== juniper ==
Design SUBWAY, start of the top module:
module SUBWAY(
    clk,
    rst_n,
    in_valid,
    init,
    in0,
    in1,
    in2,
    in3,
    out_valid,
    out
);
input clk, rst_n;
input in_valid;
input [1:0] init;
input [1:0] in0, in1, in2, in3; 
output reg       out_valid;
output reg [1:0] out;
parameter s_idle = 2'd0;
parameter s_input = 2'd1;
parameter s_cul = 2'd2;
parameter s_output = 2'd3;
genvar NN;
genvar MM;
integer i;
integer j;
parameter IDX = 9;
reg [1:0]current_state;
reg [1:0]next_state;
reg [1:0]init_pos;
reg [5:0]cnt;
reg [1:0]is_road;
reg [1:0] reg_dif;
reg [1:0]move;
wire UorD;
reg reg_UorD;
wire [1:0]dif1;
wire [1:0]dif2;
wire [1:0]dif;
reg [1:0] next_dif;
reg [1:0]next_pos;
reg [1:0]cur_pos;
reg [1:0] next_step[2:0];
wire [1:0]in_wire[3:0];
reg [1:0]in_a[IDX:0];
reg [1:0]in_b[IDX:0];
reg [1:0]in_c[IDX:0];
reg [1:0]in_d[IDX:0];
reg [1:0]out_pipe[54:0];
reg [1:0]road;
always@(posedge clk or negedge rst_n)begin
	if(!rst_n)
  ...
Settings: LEC_CHECK=0, ABC_AREA=1, CAP_MARGIN=35, CELL_PAD_IN_SITES_DETAIL_PLACEMENT=2, CELL_PAD_IN_SITES_GLOBAL_PLACEMENT=3, CORE_ASPECT_RATIO=0.91, CORE_MARGIN=9, CORE_UTILIZATION=42, CTS_CLUSTER_DIAMETER=301, CTS_CLUSTER_SIZE=12, GPL_ROUTABILITY_DRIVEN=0, MAX_ROUTING_LAYER=met4, MIN_ROUTING_LAYER=met2, SETUP_SLACK_MARGIN=-0.03, SLEW_MARGIN=10, TNS_END_PERCENT=50; clock period 3.11 ns.
run.sh (not shown) runs the stock make flow with config.mk's settings and CLKGATE_MAP_FILE=.
Per the final summary, juniper finished and its layout is clean on timing, DRC and antenna.
Input changes introduced in indigo (baseline for comparison: juniper):
# juniper
export LEC_CHECK = 0
export ABC_AREA = 1
export CAP_MARGIN = 35
export CELL_PAD_IN_SITES_DETAIL_PLACEMENT = 2
export CELL_PAD_IN_SITES_GLOBAL_PLACEMENT = 3
export CORE_ASPECT_RATIO = 0.91
export CORE_MARGIN = 9
export CORE_UTILIZATION = 42
export CTS_CLUSTER_DIAMETER = 301
export CTS_CLUSTER_SIZE = 12
export GPL_ROUTABILITY_DRIVEN = 0
export MAX_ROUTING_LAYER = met4
export MIN_ROUTING_LAYER = met2
export SETUP_SLACK_MARGIN = -0.03
export SLEW_MARGIN = 10
export TNS_END_PERCENT = 50
create_clock -name core_clock -period 3.11 [get_ports {clk}]
# indigo
export LEC_CHECK = 0
export ABC_AREA = 1
export CAP_MARGIN = 20
export CORE_MARGIN = 5
export CORE_UTILIZATION = 40
export GPL_ROUTABILITY_DRIVEN = 0
export SLEW_MARGIN = 20
export TNS_END_PERCENT = 75
create_clock -name core_clock -period 2.6 [get_ports {clk}]
Findings:
Cmp indigo and juniper / first-pass GRT wire length / higher: juniper
As far as sequential share of layout area is concerned, indigo and juniper perform about the same.
Summary of indigo over juniper: simple-gate portion of the synthesized area did not really move; transition at the pin with the smallest max-transition slack went up; internal power went up.
Total iterations of the first detailed-routing run: indigo < juniper
Going from juniper to indigo, first-iteration DRC count shrank by more than a quarter.
The via count in indigo sits 2051 below the value recorded for juniper.
The final reports for indigo and juniper show total routing usage reported by global routing lower in the former.
The fraction of area in multi-input gates on juniper is in line with that on indigo.
## Diff of input files: tundra against indigo
# indigo
export LEC_CHECK = 0
export ABC_AREA = 1
export CAP_MARGIN = 20
export CORE_MARGIN = 5
export CORE_UTILIZATION = 40
export GPL_ROUTABILITY_DRIVEN = 0
export SLEW_MARGIN = 20
export TNS_END_PERCENT = 75
create_clock -name core_clock -period 2.6 [get_ports {clk}]
# tundra
export LEC_CHECK = 0
export ABC_AREA = 1
export CAP_MARGIN = 20
export CORE_MARGIN = 2
export CORE_UTILIZATION = 62
export SLEW_MARGIN = 20
create_clock -name core_clock -period 1.76 [get_ports {clk}]
Notes after the runs:
Finished, but not clean: tundra, with negative setup slack. Lower average routed wire per standard cell among indigo and tundra: indigo. Overall power of the completed layout: tundra vs indigo up 58%. Initial core utilization was lower in indigo than in tundra. Width of the chip in tundra is about 22% lower than in indigo. Comparing indigo and tundra, the lower maximum operating frequency was measured on indigo. There was hardly any difference in proportion of cell area spent on the clock network between tundra and indigo. Number of flip-flops and latches: indigo vs tundra identical.


== oak ==
SUBWAY again, from the RTL that the note above started with.
## SUBWAY
module SUBWAY(
    clk,
    rst_n,
    in_valid,
    init,
    in0,
    in1,
    in2,
    in3,
    out_valid,
    out
);
clock: 1.78 ns
lec_check: 0
abc_area: 1
cap_margin: 35
core_aspect_ratio: 0.91
core_margin: 2
core_utilization: 29
cts_cluster_diameter: 388
cts_cluster_size: 98
hold_slack_margin: 0.14
max_routing_layer: met5
place_density_lb_addon: 0.1
setup_slack_margin: -0.03
slew_margin: 20
tns_end_percent: 50
Final checks on oak, whose flow otherwise completed, came back failing, citing negative setup slack.
Inputs modified between oak and pine:
Settings: changing CORE_UTILIZATION from 29 to 70; changing ABC_AREA from 1 to 0; changing HOLD_SLACK_MARGIN from 0.14 to -0.01; changing CTS_CLUSTER_SIZE from 98 to 32; changing CTS_CLUSTER_DIAMETER from 388 to 78; changing the clock period (ns, I/O delays scaled along) from 1.78 to 1.29.
Notes after the runs:
In pine, post-route setup TNS is lower than in oak. Part of the power in combinational logic for pine: 4.6 points up relative to oak. pine leaves less setup margin than oak. Total global routing track utilization: pine higher than oak. pine does worse than oak on minimum clock period. Completing all stages was not enough for pine: its layout failed the final checks because of negative setup slack.
### pine -> birch
Settings: SETUP_SLACK_MARGIN: -0.03 -> 0.38; HOLD_SLACK_MARGIN: -0.01 -> 0.29; CORE_UTILIZATION: 70 -> 71; CTS_CLUSTER_SIZE: 32 -> 40; CTS_CLUSTER_DIAMETER: 78 -> 51.
## What came out
Run status, birch: aborted in global routing (5_1_grt), error DPL-0038
[compare] base=pine new=birch: post-placement setup slack +0.068 ns; starting density of the core +0.32 points.
Number of storage elements in the synthesis netlist: birch vs pine identical
pine -> birch: number of placed instances, taps included delta 0, exact match
Changes in maple relative to birch:
Settings: PLACE_DENSITY_LB_ADDON no longer set, was 0.1; MAX_ROUTING_LAYER no longer set, was met5; CAP_MARGIN now 20, was 35; TNS_END_PERCENT no longer set, was 50; CORE_ASPECT_RATIO no longer set, was 0.91; HOLD_SLACK_MARGIN no longer set, was 0.29; CTS_CLUSTER_DIAMETER now 218, was 51; CTS_CLUSTER_SIZE now 98, was 40; CORE_UTILIZATION now 72, was 71; SETUP_SLACK_MARGIN no longer set, was 0.38; ABC_AREA now 1, was 0.
Results
birch is listed as incomplete: the tool reported an error in global routing (5_1_grt) and the run ended there.
clock tree synthesis (4_1_cts): maple exited with error
birch → maple: initial standard-cell utilization of the core now larger, synthesized cell count has increased, net count after synthesis went up by 244, cell row count increased by 2 relative to the old numbers.
For the summed standard-cell area reported by yosys, maple came in 210 um^2 higher than birch did.
| post-place instance area | maple vs birch | ≈ equal |
maple: mean area per synthesized cell about 30% below birch
Fraction of the mapped netlist area in adder cells delta (birch -> maple): insignificant
Here is what was changed in the inputs of cedar compared with maple.
Settings: a change of CTS_CLUSTER_DIAMETER from 218 to 199; a change of CORE_UTILIZATION from 72 to 68; a deleted ABC_AREA that had been 1; a change of CTS_CLUSTER_SIZE from 98 to 25.
==> comparison <==
Taking maple as the reference, in cedar initial core utilization fell by 5.0 points; synthesized instance count fell by 33%; number of cells in the yosys synthesis report fell by about 33%; average size of a mapped cell rose by about 45%. Horizontal die dimension (cedar over maple): increase, 1.4%. cedar has sequential-to-total area share from yosys stat above what maple had. Diff maple -> cedar | area of the mapped netlist | decrease of 2.9%. Against maple, cedar reports a yosys stat chip area that is lower. cedar: all stages done; final checks FAILED (negative setup slack). NOTE number of distinct library cells after synthesis maple->cedar increased by more than half.
Power and IR drop assume default switching activity.
